Setup of run A:
// TL_UART
module TL_UART #(
    parameter [15:0] C_DEFAULT_BAUD_RATE = 16'd868,
    parameter C_DEFAULT_TX_ON = 1,
    parameter C_DEFAULT_RX_ON = 1,
    parameter C_TILELINK_ID_WIDTH = 1
) (
    input  wire                           uart_clock_i,
    input  wire                           uart_reset_i,
    input  wire [                    2:0] uart_a_opcode,
    input  wire [                    2:0] uart_a_param,
    input  wire [                    2:0] uart_a_size,
    input  wire [C_TILELINK_ID_WIDTH-1:0] uart_a_source,
    input  wire [                   11:0] uart_a_address,
    input  wire [                    3:0] uart_a_mask,
    input  wire [                   31:0] uart_a_data,
    input  wire                           uart_a_corrupt,
    input  wire                           uart_a_valid,
    output wire                           uart_a_ready,
    output wire [                    2:0] uart_d_opcode,
    output wire [                    1:0] uart_d_param,
    output wire [                    2:0] uart_d_size,
    output wire [C_TILELINK_ID_WIDTH-1:0] uart_d_source,
    output wire                           uart_d_denied,
    output wire [                   31:0] uart_d_data,
    output wire                           uart_d_corrupt,
    output wire                           uart_d_valid,
    input  wire                           uart_d_ready,
    input  wire                           UART_RX,
    output wire                           UART_TX,
    output wire                           UART_RX_IRQ,
    output wire                           UART_TX_IRQ
);
For scale: ~1800 cells after synthesis, roughly 110 I/O pins, ~0.029 mm^2 of cells after synthesis.
export LEC_CHECK = 0
export CAP_MARGIN = 20
export CORE_MARGIN = 2
export CORE_UTILIZATION = 68
export PLACE_DENSITY = 0.6
export SLEW_MARGIN = 20
create_clock -name core_clock -period 2.75 [get_ports {uart_clock_i}]
run.sh (not shown) runs the stock make flow with config.mk's settings and CLKGATE_MAP_FILE=.
Run A completed; timing, DRC and antenna clean
The inputs of run B differ from those of run A as listed below.
- swapping 68 for 72 in CORE_UTILIZATION
- clearing PLACE_DENSITY, which used to be 0.6
- putting PLACE_DENSITY_LB_ADDON at 0.01 where nothing was set
- putting SETUP_SLACK_MARGIN at 0.6 where nothing was set
--- outcome ---
Of the two values seen for cell with the biggest individual delay on the critical path, sky130_fd_sc_hd__edfxtp_1 was produced by run A and sky130_fd_sc_hd__a221oi_2 by run B. Effective utilization at floorplan in run B is 3.9 points above run A. Looking at top fanout value on the critical path, run B sits 5 below run A. For the relative contribution of combinational cells to total power, run B came in 1.4 points higher than run A did. On overall global routing resource usage: between run B and run A, it ends up lower for run A. Comparing aggregate negative setup slack for run B and run A, the smaller number came from run B. [flow] run B | stages: complete | final checks: fail | reason: negative setup slack. Run A: PASS, flow complete, no timing, DRC or antenna violations.

========
Starting RTL as in the previous note.
// TL_UART
module TL_UART #(
    parameter [15:0] C_DEFAULT_BAUD_RATE = 16'd868,
    parameter C_DEFAULT_TX_ON = 1,
    parameter C_DEFAULT_RX_ON = 1,
    parameter C_TILELINK_ID_WIDTH = 1
) (
    input  wire                           uart_clock_i,
    input  wire                           uart_reset_i,
    input  wire [                    2:0] uart_a_opcode,
    input  wire [                    2:0] uart_a_param,
    input  wire [                    2:0] uart_a_size,
    input  wire [C_TILELINK_ID_WIDTH-1:0] uart_a_source,
    input  wire [                   11:0] uart_a_address,
    input  wire [                    3:0] uart_a_mask,
    input  wire [                   31:0] uart_a_data,
    input  wire                           uart_a_corrupt,
    input  wire                           uart_a_valid,
    output wire                           uart_a_ready,
    output wire [                    2:0] uart_d_opcode,
    output wire [                    1:0] uart_d_param,
    output wire [                    2:0] uart_d_size,
    output wire [C_TILELINK_ID_WIDTH-1:0] uart_d_source,
    output wire                           uart_d_denied,
    output wire [                   31:0] uart_d_data,
    output wire                           uart_d_corrupt,
    output wire                           uart_d_valid,
    input  wire                           uart_d_ready,
    input  wire                           UART_RX,
    output wire                           UART_TX,
    output wire                           UART_RX_IRQ,
    output wire                           UART_TX_IRQ
);
clock: 8.0 ns
lec_check: 0
abc_area: 1
cap_margin: 20
core_margin: 2
core_utilization: 40
gpl_routability_driven: 0
setup_slack_margin: -0.53
slew_margin: 20
The baseline finished with timing, DRC and antenna clean.
Then changed:
ABC_AREA = unset   (was 1)
CORE_UTILIZATION = 64   (was 40)
GPL_ROUTABILITY_DRIVEN = unset   (was 0)
PLACE_DENSITY = 0.6   (was unset)
SETUP_SLACK_MARGIN = unset   (was -0.53)
clock period = 3.33 ns   (was 8.0 ns; I/O delays follow)
=>
- The changed run produced a clean layout
- sequential share of layout area goes up by 1.0 points
- design area went down by 1.7%
- core utilization rises by 29 points
- power grows by 130%
- hold slack degrades by 0.0037 ns
- setup slack got worse by 3.1 ns
- wire length came out lower by 13%
- cell count shrinks by 32%
- clock power rose by 120%
Then changed:
CAP_MARGIN = 0   (was 20)
CORE_UTILIZATION = 72   (was 64)
clock period = 2.63 ns   (was 3.33 ns; I/O delays follow)
- Now the flow finished with negative setup slack left
- worst setup slack gets worse by 0.48 ns
- design area increases by about 2.4%
- global-route usage rose by 9.4 points
- synthesized area stays the same
- combinational power grows by 52%
Then changed:
CAP_MARGIN = 20   (was 0)
PLACE_DENSITY = unset   (was 0.6)
PLACE_DENSITY_LB_ADDON = 0.01   (was unset)
SETUP_SLACK_MARGIN = 0.58   (was unset)
What happened: The new run finished but failed the layout checks on negative setup slack. Utilization rises by 6.7 points. Clock-buffer cell count falls by 2. Routed wire length rose by 51%.
Then changed:
CORE_UTILIZATION = 70   (was 72)
PLACE_DENSITY_LB_ADDON = unset   (was 0.01)
SETUP_SLACK_MARGIN = 0.08   (was 0.58)
The changed run completed without violations.
Flip-flop count does not change.
Design area went down by 7.4%.
Register-to-register slack improves by 0.65 ns.
Total power decreases by 9.2%.
Critical path depth went down by 3.
Clock-buffer cell count rises by 7.
Via count went down by 21%.

========
## wip/zinc
TL_UART again, from the RTL that the note above started with.
clock: 2.63 ns
lec_check: 0
cap_margin: 20
core_margin: 2
core_utilization: 70
cts_cluster_diameter: 388
place_density: 0.95
setup_slack_margin: 0.67
slew_margin: 20
In the summary table, wip/zinc is marked failed, with error GRT-0232 raised in global routing.
Here is what was changed in the inputs of wip/willow compared with wip/zinc.
# wip/zinc
export LEC_CHECK = 0
export CAP_MARGIN = 20
export CORE_MARGIN = 2
export CORE_UTILIZATION = 70
export CTS_CLUSTER_DIAMETER = 388
export PLACE_DENSITY = 0.95
export SETUP_SLACK_MARGIN = 0.67
export SLEW_MARGIN = 20
create_clock -name core_clock -period 2.63 [get_ports {uart_clock_i}]
# wip/willow
export LEC_CHECK = 0
export ABC_AREA = 1
export CAP_MARGIN = 20
export CORE_ASPECT_RATIO = 0.69
export CORE_MARGIN = 2
export CORE_UTILIZATION = 72
export CTS_CLUSTER_DIAMETER = 394
export CTS_CLUSTER_SIZE = 10
export PLACE_DENSITY = 0.6
export SETUP_SLACK_MARGIN = 0.74
export SLEW_MARGIN = 20
create_clock -name core_clock -period 2.63 [get_ports {uart_clock_i}]
## What came out
wip/willow was carried through to the last stage, and its layout satisfied the timing, DRC and antenna checks. Changes observed in wip/willow relative to wip/zinc: total cell area at the placement stage shows an increase of about 2.3%; synthesis area per yosys increased 3.9%; die size increased about 1.1%; synthesized area went up. Cmp wip/willow and wip/zinc / placer congestion estimate / higher: wip/willow. Share of synthesized cell area in full adder, half adder and majority cells of wip/willow is on par with wip/zinc. Die span in x: wip/willow > wip/zinc.
Inputs modified between wip/willow and wip/lagoon:
# wip/willow
export LEC_CHECK = 0
export ABC_AREA = 1
export CAP_MARGIN = 20
export CORE_ASPECT_RATIO = 0.69
export CORE_MARGIN = 2
export CORE_UTILIZATION = 72
export CTS_CLUSTER_DIAMETER = 394
export CTS_CLUSTER_SIZE = 10
export PLACE_DENSITY = 0.6
export SETUP_SLACK_MARGIN = 0.74
export SLEW_MARGIN = 20
create_clock -name core_clock -period 2.63 [get_ports {uart_clock_i}]
# wip/lagoon
export LEC_CHECK = 0
export ABC_AREA = 1
export CAP_MARGIN = 20
export CORE_MARGIN = 2
export CORE_UTILIZATION = 68
export PLACE_DENSITY = 0.6
export SLEW_MARGIN = 20
create_clock -name core_clock -period 7.91 [get_ports {uart_clock_i}]
## What came out
[compare] base=wip/willow new=wip/lagoon: average wire per standard cell decreased 23%; number of ordinary and repair buffers in the finished layout decreased 70%. Sort wip/lagoon and wip/willow by sequential share of layout area asc -> top: wip/willow. Looking at wip/lagoon and wip/willow, the final setup TNS is a wash. Compared with wip/willow, wip/lagoon shows via count lower by 4085. Across both runs, met1 track demand over resource in global routing was lower for wip/lagoon than for wip/willow. Looking at area growth from synthesis to layout, wip/lagoon sits 13 points lower than wip/willow does. The worst path arrival time number comes out higher for wip/lagoon vs wip/willow. Setup slack: wip/lagoon more than wip/willow. met1 routed wirelength after detailed routing ends up lower on wip/lagoon.
The inputs of wip/pepper differ from those of wip/lagoon as listed below.
# wip/lagoon
export LEC_CHECK = 0
export ABC_AREA = 1
export CAP_MARGIN = 20
export CORE_MARGIN = 2
export CORE_UTILIZATION = 68
export PLACE_DENSITY = 0.6
export SLEW_MARGIN = 20
create_clock -name core_clock -period 7.91 [get_ports {uart_clock_i}]
# wip/pepper
export LEC_CHECK = 0
export CAP_MARGIN = 20
export CORE_MARGIN = 2
export CORE_UTILIZATION = 40
export PLACE_DENSITY = 0.6
export SLEW_MARGIN = 20
create_clock -name core_clock -period 8.0 [get_ports {uart_clock_i}]
Results
- Non-clock buffer count (lower): wip/pepper
- Per the comparison of wip/pepper with wip/lagoon, initial antenna violation count now larger, global-route track usage on met2 went down.
- wip/pepper against wip/lagoon: multi-input logic cell count decreased 45%, aggregate routed wire length saw a decrease, critical path's largest stage delay climbed 0.03 ns.
- wip/pepper vs. wip/lagoon: number of global-route vias before repair went down by about 22%.
- wip/pepper ended up with met5 as its uppermost metal layer occupied by signal nets; wip/lagoon ended up with met4.
- In the reports for wip/lagoon and wip/pepper, the larger number of different library cells in the post-synthesis netlist belongs to wip/pepper.
- Largest combinational cell category by area: multiplexers -> wip/pepper, simple AND/OR/NAND/NOR gates -> wip/lagoon
- Comparing wip/lagoon against wip/pepper, there is no change at all in antenna violation net count after detailed routing.
Relative to wip/pepper, the following input files were edited for wip/violet:
# wip/pepper
export LEC_CHECK = 0
export CAP_MARGIN = 20
export CORE_MARGIN = 2
export CORE_UTILIZATION = 40
export PLACE_DENSITY = 0.6
export SLEW_MARGIN = 20
create_clock -name core_clock -period 8.0 [get_ports {uart_clock_i}]
# wip/violet
export LEC_CHECK = 0
export CAP_MARGIN = 20
export CORE_MARGIN = 2
export CORE_UTILIZATION = 40
export PLACE_DENSITY = 0.6
export SLEW_MARGIN = 20
create_clock -name core_clock -period 4.73 [get_ports {uart_clock_i}]
## What came out
Compared with wip/pepper, wip/violet shows a antenna diode instance count that is 3 higher.
In wip/violet, the count of clock-buffer cells in the layout came out 1 below the value in wip/pepper.
[compare] base=wip/pepper new=wip/violet: wire length has increased, via count +312, first-pass GRT wire length picked up an extra 1.5%.
The combinational power share was comparable across wip/violet and wip/pepper.
Re xor and xnor area share after synthesis: no difference whatsoever between wip/violet and wip/pepper.
Taking wip/pepper as the reference, in wip/violet met1 wire length rose by 6.2%; count of different cell masters after synthesis flat.
Power and IR drop assume default switching activity.
